## pwm_hw
module pwm_hw(
input clk,      			 
input reset,  			     
input red,                   
input green,                 
input blue,                  
output [19:0] Red_High_HW,   
output [19:0] Red_Low_HW,    
output [19:0] Green_High_HW, 
output [19:0] Green_Low_HW,  
output [19:0] Blue_High_HW,  
output [19:0] Blue_Low_HW    
             );
Size in the first run: about 180 flip-flops, about 130 I/O pins.
Settings: LEC_CHECK=0, CAP_MARGIN=20, CORE_MARGIN=2, CORE_UTILIZATION=68, CTS_CLUSTER_DIAMETER=25, CTS_CLUSTER_SIZE=33, SETUP_SLACK_MARGIN=0.46, SLEW_MARGIN=20; clock period 1.73 ns.
run.sh (not shown) runs the stock make flow with config.mk's settings and CLKGATE_MAP_FILE=.
The first run ended with an error in 4_1_cts on DPL-0038.
==> next run, changes <==
- CORE_UTILIZATION: 68 -> 64
- CTS_CLUSTER_DIAMETER: 25 -> default
- CTS_CLUSTER_SIZE: 33 -> default
- PLACE_DENSITY: default -> 0.6
- SETUP_SLACK_MARGIN: 0.46 -> default
- clock period: 1.73 -> 1.55 ns (I/O delays scaled with it)
Outcome:
- With this change the flow finished but failed the layout checks on negative setup slack
- area after synthesis is unchanged
- die size came out higher by a few percent
- synthesized cell count stays the same
==> next run, changes <==
- CORE_UTILIZATION: 64 -> 67
- CTS_CLUSTER_SIZE: default -> 23
- clock period: 1.55 -> 1.53 ns (I/O delays scaled with it)
- The new run finished with negative setup slack left
- cell area increases by 1.6%
- synthesized area is unchanged
- power increases by 4.3%
- sequential share of layout area decreases by 0.44 points
- worst setup slack is worse by 0.28 ns
- via count increases by 13%
- fmax decreases by 14%
- count of clock-buffer cells in the layout decreases by 1
- global-route usage increases by 7.4 points
- synthesized cell count is unchanged
- clock power increases by 7.2%
==> next run, changes <==
- CORE_UTILIZATION: 67 -> 40
- CTS_CLUSTER_SIZE: 23 -> default
- clock period: 1.53 -> 2.0 ns (I/O delays scaled with it)
=>
- With this change the flow ran to the end with no violations
- die area grows by 65%
- core utilization shrinks by 39 points
- register-to-register slack gets better by 0.56 ns
- worst setup slack gets better by 0.56 ns
- via count shrinks by 20%
- first-iteration DRC count shrinks by 77%
- final area shrinks by 3.8%
==> next run, changes <==
- CAP_MARGIN: 20 -> 5
- CORE_MARGIN: 2 -> 8
- CORE_UTILIZATION: 40 -> 38
- CTS_CLUSTER_SIZE: default -> 22
- GPL_TIMING_DRIVEN: default -> 0
- MAX_ROUTING_LAYER: default -> met4
- PLACE_DENSITY: 0.6 -> default
- PLACE_DENSITY_LB_ADDON: default -> 0.0
- TNS_END_PERCENT: default -> 10
Outcome: The changed run finished with timing, DRC and antenna clean; setup slack is worse by 0.14 ns; wire length went up by about 12%; register-to-register slack is worse by 0.13 ns; sequential power barely changes; design area is lower by 2.2%; fmax came out lower by about 7.5%; final cell count grows by 0.55%; total power shrinks by about 4%.
==> next run, changes <==
- CAP_MARGIN: 5 -> 20
- CORE_MARGIN: 8 -> 2
- CORE_UTILIZATION: 38 -> 52
- CTS_CLUSTER_DIAMETER: default -> 340
- CTS_CLUSTER_SIZE: 22 -> 100
- GPL_TIMING_DRIVEN: 0 -> default
- HOLD_SLACK_MARGIN: default -> -0.05
- MAX_ROUTING_LAYER: met4 -> default
- PLACE_DENSITY_LB_ADDON: 0.0 -> default
- TNS_END_PERCENT: 10 -> default
Register-to-register slack improves by 0.15 ns.
Core utilization rose by 19 points.
Critical path depth fell by 5.

---

pwm_hw again, from the RTL that the note above started with.
export LEC_CHECK = 0
export CAP_MARGIN = 20
export CORE_MARGIN = 2
export CORE_UTILIZATION = 40
export CTS_CLUSTER_DIAMETER = 395
export CTS_CLUSTER_SIZE = 100
export PLACE_DENSITY = 0.6
export SETUP_SLACK_MARGIN = 0.35
export SLEW_MARGIN = 20
create_clock -name core_clock -period 2.0 [get_ports {clk}]
Change:
CELL_PAD_IN_SITES_GLOBAL_PLACEMENT = 1   (was not set)
CORE_UTILIZATION = 52   (was 40)
CTS_CLUSTER_DIAMETER = 340   (was 395)
HOLD_SLACK_MARGIN = -0.05   (was not set)
PLACE_DENSITY = not set   (was 0.6)
SETUP_SLACK_MARGIN = 0.46   (was 0.35)
TNS_END_PERCENT = 20   (was not set)
Sequential power is about the same.
Worst setup slack got worse by 0.10 ns.
Final area goes up slightly.
Wire length fell by a few percent.
Hold slack improves by 0.061 ns.
Power falls slightly.
Utilization increases by 17 points.
Clock power goes down by a few percent.
Final cell count came out lower by a few percent.
Via count rose slightly.
Change:
CORE_UTILIZATION = 65   (was 52)
SETUP_SLACK_MARGIN = 0.31   (was 0.46)
After rerunning:
- The new run stopped in 3_3_place_gp on GPL-0301
- die area decreases by 19%
- area after synthesis stays the same
- synthesized cell count stays the same

---

Starting RTL as in the previous note.
Settings: LEC_CHECK=0, ABC_AREA=1, CAP_MARGIN=20, CORE_MARGIN=2, CORE_UTILIZATION=72, CTS_CLUSTER_DIAMETER=268, CTS_CLUSTER_SIZE=95, PLACE_DENSITY=0.4, SETUP_SLACK_MARGIN=-0.12, SLEW_MARGIN=20; clock period 1.37 ns.
The baseline failed in 5_1_grt.
Then changed:
--- a/flow/config.mk
+++ b/flow/config.mk
@@ -8 +7,0 @@
-export ABC_AREA = 1
@@ -11,5 +10,2 @@
-export CORE_UTILIZATION = 72
-export CTS_CLUSTER_DIAMETER = 268
-export CTS_CLUSTER_SIZE = 95
-export PLACE_DENSITY = 0.4
-export SETUP_SLACK_MARGIN = -0.12
+export CORE_UTILIZATION = 33
+export PLACE_DENSITY = 0.6
==> flow/constraint.sdc (replaced) <==
create_clock -name core_clock -period 1.79 [get_ports {clk}]
set_input_delay 0.3580 -clock core_clock [delete_from_list [all_inputs] [get_ports {clk}]]
set_output_delay 0.3580 -clock core_clock [all_outputs]
set_load 0.01 [all_outputs]
The changed run produced a clean layout.
Synthesized area is higher by 2.3%.
Synthesized cell count is lower by 23%.
Die size is higher by 120%.
Then changed:
--- a/flow/config.mk
+++ b/flow/config.mk
@@ -10 +10,2 @@
-export CORE_UTILIZATION = 33
+export CORE_UTILIZATION = 64
+export CTS_CLUSTER_SIZE = 31
==> flow/constraint.sdc (replaced) <==
create_clock -name core_clock -period 1.55 [get_ports {clk}]
set_input_delay 0.3100 -clock core_clock [delete_from_list [all_inputs] [get_ports {clk}]]
set_output_delay 0.3100 -clock core_clock [all_outputs]
set_load 0.01 [all_outputs]
Outcome: With this change the flow completed and failed the layout checks on negative setup slack; area after synthesis stays the same; die size shrinks by about 50%; sequential share of layout area went up by 0.28 points; wire length went up by about 23%.
Then changed:
--- a/flow/config.mk
+++ b/flow/config.mk
@@ -7,0 +8 @@
+export ABC_AREA = 1
@@ -10,2 +11,3 @@
-export CORE_UTILIZATION = 64
-export CTS_CLUSTER_SIZE = 31
+export CORE_UTILIZATION = 70
+export CTS_CLUSTER_DIAMETER = 243
+export CTS_CLUSTER_SIZE = 22
==> flow/constraint.sdc (replaced) <==
create_clock -name core_clock -period 0.94 [get_ports {clk}]
set_input_delay 0.1880 -clock core_clock [delete_from_list [all_inputs] [get_ports {clk}]]
set_output_delay 0.1880 -clock core_clock [all_outputs]
set_load 0.01 [all_outputs]
With this change the flow failed in 3_5_place_dp.
Die area is lower by roughly a tenth.
Synthesized area is lower by a few percent.
Synthesized cell count is higher by a quarter to a third.
Then changed:
--- a/flow/config.mk
+++ b/flow/config.mk
@@ -11 +11 @@
-export CORE_UTILIZATION = 70
+export CORE_UTILIZATION = 72
@@ -13,2 +13,4 @@
-export CTS_CLUSTER_SIZE = 22
-export PLACE_DENSITY = 0.6
+export CTS_CLUSTER_SIZE = 72
+export MAX_ROUTING_LAYER = met4
+export PLACE_DENSITY_LB_ADDON = 0.01
+export SETUP_SLACK_MARGIN = 0.27
- The changed run did not get past 3_5_place_dp (DPL-0038)
- synthesized cell count stays the same
- die area goes down by 2.7%
- area after synthesis is unchanged

---

Starting RTL as in the previous note.
clock: 1.73 ns
lec_check: 0
cap_margin: 20
core_margin: 2
core_utilization: 68
cts_cluster_diameter: 363
cts_cluster_size: 33
slew_margin: 20
The first run completed, yet does not pass: negative setup slack.
Rerun with:
- CORE_UTILIZATION: 68 -> 72
- CTS_CLUSTER_DIAMETER: 363 -> default
- CTS_CLUSTER_SIZE: 33 -> default
- PLACE_DENSITY_LB_ADDON: default -> 0.24
- SETUP_SLACK_MARGIN: default -> -0.07
- clock period: 1.73 -> 1.32 ns (I/O delays scaled with it)
With this change the flow failed in clock tree synthesis with DPL-0038.
Synthesized cell count does not change.
Die size decreases by 5.3%.
Synthesized area stays the same.

---

Setup of the previous run:
The RTL this note starts from:
==> flow/design.v <==
module pwm_hw(
input clk,      			 
input reset,  			     
input red,                   
input green,                 
input blue,                  
output [19:0] Red_High_HW,   
output [19:0] Red_Low_HW,    
output [19:0] Green_High_HW, 
output [19:0] Green_Low_HW,  
output [19:0] Blue_High_HW,  
output [19:0] Blue_Low_HW    
             );
HW_PWM Red(.clk(clk),.reset(reset),.Colour_input(red),.High_Count(Red_High_HW),.Low_Count(Red_Low_HW));           
HW_PWM Green(.clk(clk),.reset(reset),.Colour_input(green),.High_Count(Green_High_HW), .Low_Count(Green_Low_HW));  
HW_PWM Blue(.clk(clk),.reset(reset),.Colour_input(blue),.High_Count(Blue_High_HW), .Low_Count(Blue_Low_HW));      
endmodule
module HW_PWM(
input clk,                     
input reset,                   
input Colour_input,            
output reg [19:0] High_Count,  
output reg [19:0] Low_Count    
            );
reg PrevPwm;                   
reg [19:0]Count;               
always@(posedge clk)
begin
if (!reset)                    
    begin
	Count<=20'b0;
	High_Count<=20'b0;
	Low_Count<=20'b0;          
	PrevPwm<=1'b0;
	end
else if(Colour_input==1)       
   begin
	if(PrevPwm!=Colour_input)  
		begin
 		Low_Count<=Count;      
		PrevPwm<=1'b1;         
		Count<=20'b0;          
		end
	else
		begin                  
		Count<=Count+1'b1;     
		end
  end
else if(Colour_input==0)       
	begin
	if(PrevPwm!=Colour_input)  
		begin
		High_Count<=Count;     
		PrevPwm<=Colour_input; 
		Count<=20'b0;          
		end
else
     begin                     
     Count<=Count+1'b1;        
     end     
end
end			
endmodule			
==> flow/config.mk <==
export PLATFORM = sky130hd
export DESIGN_NAME = pwm_hw
export DESIGN_NICKNAME = pwm_hw
export VERILOG_FILES = /design/flow/design.v
export SDC_FILE = /design/flow/constraint.sdc
export NUM_CORES = 4
export LEC_CHECK = 0
export CAP_MARGIN = 5
export CORE_MARGIN = 2
export CORE_UTILIZATION = 71
export CTS_CLUSTER_DIAMETER = 356
export CTS_CLUSTER_SIZE = 40
export SETUP_SLACK_MARGIN = -0.1
export SLEW_MARGIN = 20
==> flow/constraint.sdc <==
create_clock -name core_clock -period 1.58 [get_ports {clk}]
set_input_delay 0.3160 -clock core_clock [delete_from_list [all_inputs] [get_ports {clk}]]
set_output_delay 0.3160 -clock core_clock [all_outputs]
set_load 0.01 [all_outputs]
The previous run | ERROR | clock tree synthesis (4_1_cts)
Relative to the previous run, the following input files were edited for the current run:
- CORE_UTILIZATION now 40, was 71
- PLACE_DENSITY now 0.6, previously not set
- CAP_MARGIN now 20, was 5
- CTS_CLUSTER_DIAMETER no longer set, was 356
- CTS_CLUSTER_SIZE no longer set, was 40
- SETUP_SLACK_MARGIN no longer set, was -0.1
- the clock period (ns, I/O delays scaled along) now 1.79, was 1.58
Results
- Diff the previous run -> the current run | placed cell area | up slightly
- Compared the previous run against the current run; area fraction in and, or, nand and nor cells within noise.
- Number of rows in the core area is lower on the previous run
- Going from the previous run to the current run, synthesized cell count was more or less identical; HPWL reported at the end of detailed placement went down by 19%.
- Taking the previous run as the reference, in the current run share of synthesized cell area in full adder, half adder and majority cells saw little to no change, post-synthesis cell type count stayed essentially flat, effective utilization at floorplan has decreased, worst slack at placement increased 160 ps, die size went up by 74%.
- The current run: no failed stages, no open violations at the end
- Of the current run and the previous run, it is the current run that has the higher floorplan die width.

---

Starts from the design.v that is shown in full above.
Settings: LEC_CHECK=0, CAP_MARGIN=20, CORE_MARGIN=2, CORE_UTILIZATION=72, PLACE_DENSITY=0.6, SETUP_SLACK_MARGIN=0.45, SLEW_MARGIN=20; clock period 1.55 ns.
The baseline never finished: it broke off in clock tree synthesis.
Change:
CORE_UTILIZATION = 40   (was 72)
CTS_CLUSTER_SIZE = 34   (was not set)
MAX_ROUTING_LAYER = met4   (was not set)
SETUP_SLACK_MARGIN = not set   (was 0.45)
clock period = 2.41 ns   (was 1.55 ns; I/O delays follow)
This time the run finished clean.
Synthesized area is unchanged.
Die size increases by 76%.
Synthesized cell count stays the same.

---

== run 1 ==
// pwm_hw: RTL as listed in full above, without the edits since
Settings: LEC_CHECK=0, CAP_MARGIN=20, CORE_MARGIN=2, CORE_UTILIZATION=61, CTS_CLUSTER_DIAMETER=395, CTS_CLUSTER_SIZE=100, PLACE_DENSITY=0.86, SETUP_SLACK_MARGIN=0.35, SLEW_MARGIN=20, TNS_END_PERCENT=5; clock period 2.0 ns.
In summary, run 1 completed successfully, with a layout that passed the timing, design-rule and antenna checks.
Edits applied to the flow inputs when going from run 1 to run 2:
- putting CORE_ASPECT_RATIO at 0.5 where nothing was set
- swapping 0.35 for 0.2 in SETUP_SLACK_MARGIN
Between run 2 and run 1, it is run 2 whose achievable frequency is lower, by 20 MHz.
The clock latency on the worst-skew pair on run 1 is in line with that on run 2.
Per the comparison of run 2 with run 1, area growth from synthesis to layout increased by 0.52 points relative to the old numbers; delay of the slowest critical-path stage decreased by 0.12 ns relative to the old numbers.
--- input diff run 2..run 3 ---
- CORE_MARGIN changed from 2 to 9
- CTS_CLUSTER_SIZE changed from 100 to 22
- GPL_TIMING_DRIVEN newly set to 0
- HOLD_SLACK_MARGIN newly set to -0.06
- CORE_UTILIZATION changed from 61 to 38
- CTS_CLUSTER_DIAMETER removed (was 395)
- PLACE_DENSITY removed (was 0.86)
- CAP_MARGIN changed from 20 to 5
- SETUP_SLACK_MARGIN changed from 0.2 to 0.07
- MAX_ROUTING_LAYER newly set to met4
- CORE_ASPECT_RATIO changed from 0.5 to 0.51
- TNS_END_PERCENT changed from 5 to 75
- PLACE_DENSITY_LB_ADDON newly set to 0.0
==> comparison <==
Comparing run 3 and run 2, the higher x dimension of the die was measured on run 3. Run comparison: run 3 capture point of the critical path Red.Count[19]; run 2 capture point of the critical path Red.Count[16]. Diff run 2..run 3 | proportion of power drawn by combinational gates | negligible. Every stage of the flow completed for run 3, and the final layout passed the timing, design-rule and antenna checks. [compare] base=run 2 new=run 3: met2 routed wirelength up 8.6%; vertical die size higher; sequential share of cell area now sits higher.
Input changes introduced in run 4 (baseline for comparison: run 3):
- a deleted PLACE_DENSITY_LB_ADDON that had been 0.0
- a deleted HOLD_SLACK_MARGIN that had been -0.06
- a change of SETUP_SLACK_MARGIN from 0.07 to -0.2
- a deleted CORE_ASPECT_RATIO that had been 0.51
- a deleted GPL_TIMING_DRIVEN that had been 0
- a change of CAP_MARGIN from 5 to 20
- a deleted MAX_ROUTING_LAYER that had been met4
- a change of CORE_UTILIZATION from 38 to 61
- a change of TNS_END_PERCENT from 75 to 5
- an added PLACE_DENSITY of 0.86
- a change of CORE_MARGIN from 9 to 2
- a change of CTS_CLUSTER_SIZE from 22 to 100
- an added CTS_CLUSTER_DIAMETER of 395
--- outcome ---
Run 4 leaves less setup margin than run 3. Where leakage power summed over all cells is concerned, run 3 is better than run 4. The xor and xnor area share after synthesis of run 3 and that of run 4 are within noise of each other.

---

Setup of job 6575:
// pwm_hw: RTL as listed in full above, without the edits since
clock: 2.0 ns
lec_check: 0
abc_area: 1
cap_margin: 20
cell_pad_in_sites_global_placement: 1
core_margin: 2
core_utilization: 52
cts_cluster_diameter: 340
cts_cluster_size: 100
hold_slack_margin: -0.05
slew_margin: 20
tns_end_percent: 20
Inputs modified between job 6575 and job 9281:
--- a/flow/config.mk
+++ b/flow/config.mk
@@ -6,9 +6,9 @@
 export NUM_CORES = 4
 export LEC_CHECK = 0
-export ABC_AREA = 1
 export CAP_MARGIN = 20
 export CELL_PAD_IN_SITES_GLOBAL_PLACEMENT = 1
+export CORE_ASPECT_RATIO = 0.5
 export CORE_MARGIN = 2
-export CORE_UTILIZATION = 52
+export CORE_UTILIZATION = 30
 export CTS_CLUSTER_DIAMETER = 340
 export CTS_CLUSTER_SIZE = 100
## What came out
Every stage of the flow completed for job 9281, and the final layout passed the timing, design-rule and antenna checks. Job 6575 → job 9281: non-filler instance count after layout lost 36, non-clock buffer count picked up an extra 30. Net switching power: job 9281 and job 6575 compared, lower one is job 9281. | well tap count | lower: job 6575 |. Comparing job 6575 against job 9281, there is no change at all in fraction of registers with async set or reset after synthesis. Total die area came out higher on job 9281 than on job 6575. [diff] total power consumption of the routed design, job 9281 relative to job 6575: improvement.
Inputs modified between job 9281 and job 652:
--- a/flow/config.mk
+++ b/flow/config.mk
@@ -8,10 +8,11 @@
 export CAP_MARGIN = 20
 export CELL_PAD_IN_SITES_GLOBAL_PLACEMENT = 1
-export CORE_ASPECT_RATIO = 0.5
 export CORE_MARGIN = 2
-export CORE_UTILIZATION = 30
+export CORE_UTILIZATION = 58
 export CTS_CLUSTER_DIAMETER = 340
 export CTS_CLUSTER_SIZE = 100
 export HOLD_SLACK_MARGIN = -0.05
+export PLACE_DENSITY = 0.89
+export SETUP_SLACK_MARGIN = 0.25
 export SLEW_MARGIN = 20
 export TNS_END_PERCENT = 20
### Flow results
No stage failed in job 652, and the final checks on the layout all came back clean.
Between job 652 and job 9281, the share of power burned in combinational logic figures differ only marginally.
Summed area of non-filler cells in the final layout: job 652 and job 9281 compared, higher one is job 9281
Where worst slack at placement is concerned, job 9281 is better than job 652.
Where highest clock rate is concerned, job 9281 is outperformed by job 652.
In job 652, share of the clock period used by the worst path is lower than in job 9281.
Job 652 and job 9281 ended up with nearly the same clock skew.
Measured against each other, job 652 and job 9281 differ in net count of the finished layout, the lower figure coming from job 652.
Looking only at total power draw, and setting everything else aside, the higher value of job 652 and job 9281 goes to job 9281.
Between job 9281 and job 652, register share of total power increased.
Job 9281 ended up with the clock network as its heaviest power group; job 652 ended up with sequential cells.
Measured against each other, job 652 and job 9281 differ in reg-to-reg setup timing slack, the higher figure coming from job 652.
The inputs of job 8780 differ from those of job 652 as listed below.
==> flow/config.mk <==
export PLATFORM = sky130hd
export DESIGN_NAME = pwm_hw
export DESIGN_NICKNAME = pwm_hw
export VERILOG_FILES = /design/flow/design.v
export SDC_FILE = /design/flow/constraint.sdc
export NUM_CORES = 4
export LEC_CHECK = 0
export CAP_MARGIN = 5
export CORE_ASPECT_RATIO = 0.51
export CORE_MARGIN = 9
export CORE_UTILIZATION = 38
export CTS_CLUSTER_SIZE = 22
export GPL_ROUTABILITY_DRIVEN = 0
export GPL_TIMING_DRIVEN = 0
export HOLD_SLACK_MARGIN = -0.06
export MAX_ROUTING_LAYER = met4
export MIN_ROUTING_LAYER = met2
export PLACE_DENSITY_LB_ADDON = 0.0
export SETUP_SLACK_MARGIN = 0.07
export SLEW_MARGIN = 20
export TNS_END_PERCENT = 75
### Flow results
- Job 8780 -> stages 100% | layout checks FAIL | DRC
- | met1 routed wirelength after detailed routing | higher: job 652 |
- Against job 652, total die area in job 8780 came out worse.
- On final critical delay including setup and external delays, job 652 beats job 8780.
- Job 8780 vs. job 652: power density over the cells now sits lower, final clock period utilization by the worst path went up, via count went up.
- Job 8780 against job 652; power is down slightly.
- Summary — via density per instance, job 8780 relative to job 652: higher, by 1.4.
Power and IR drop assume default switching activity.
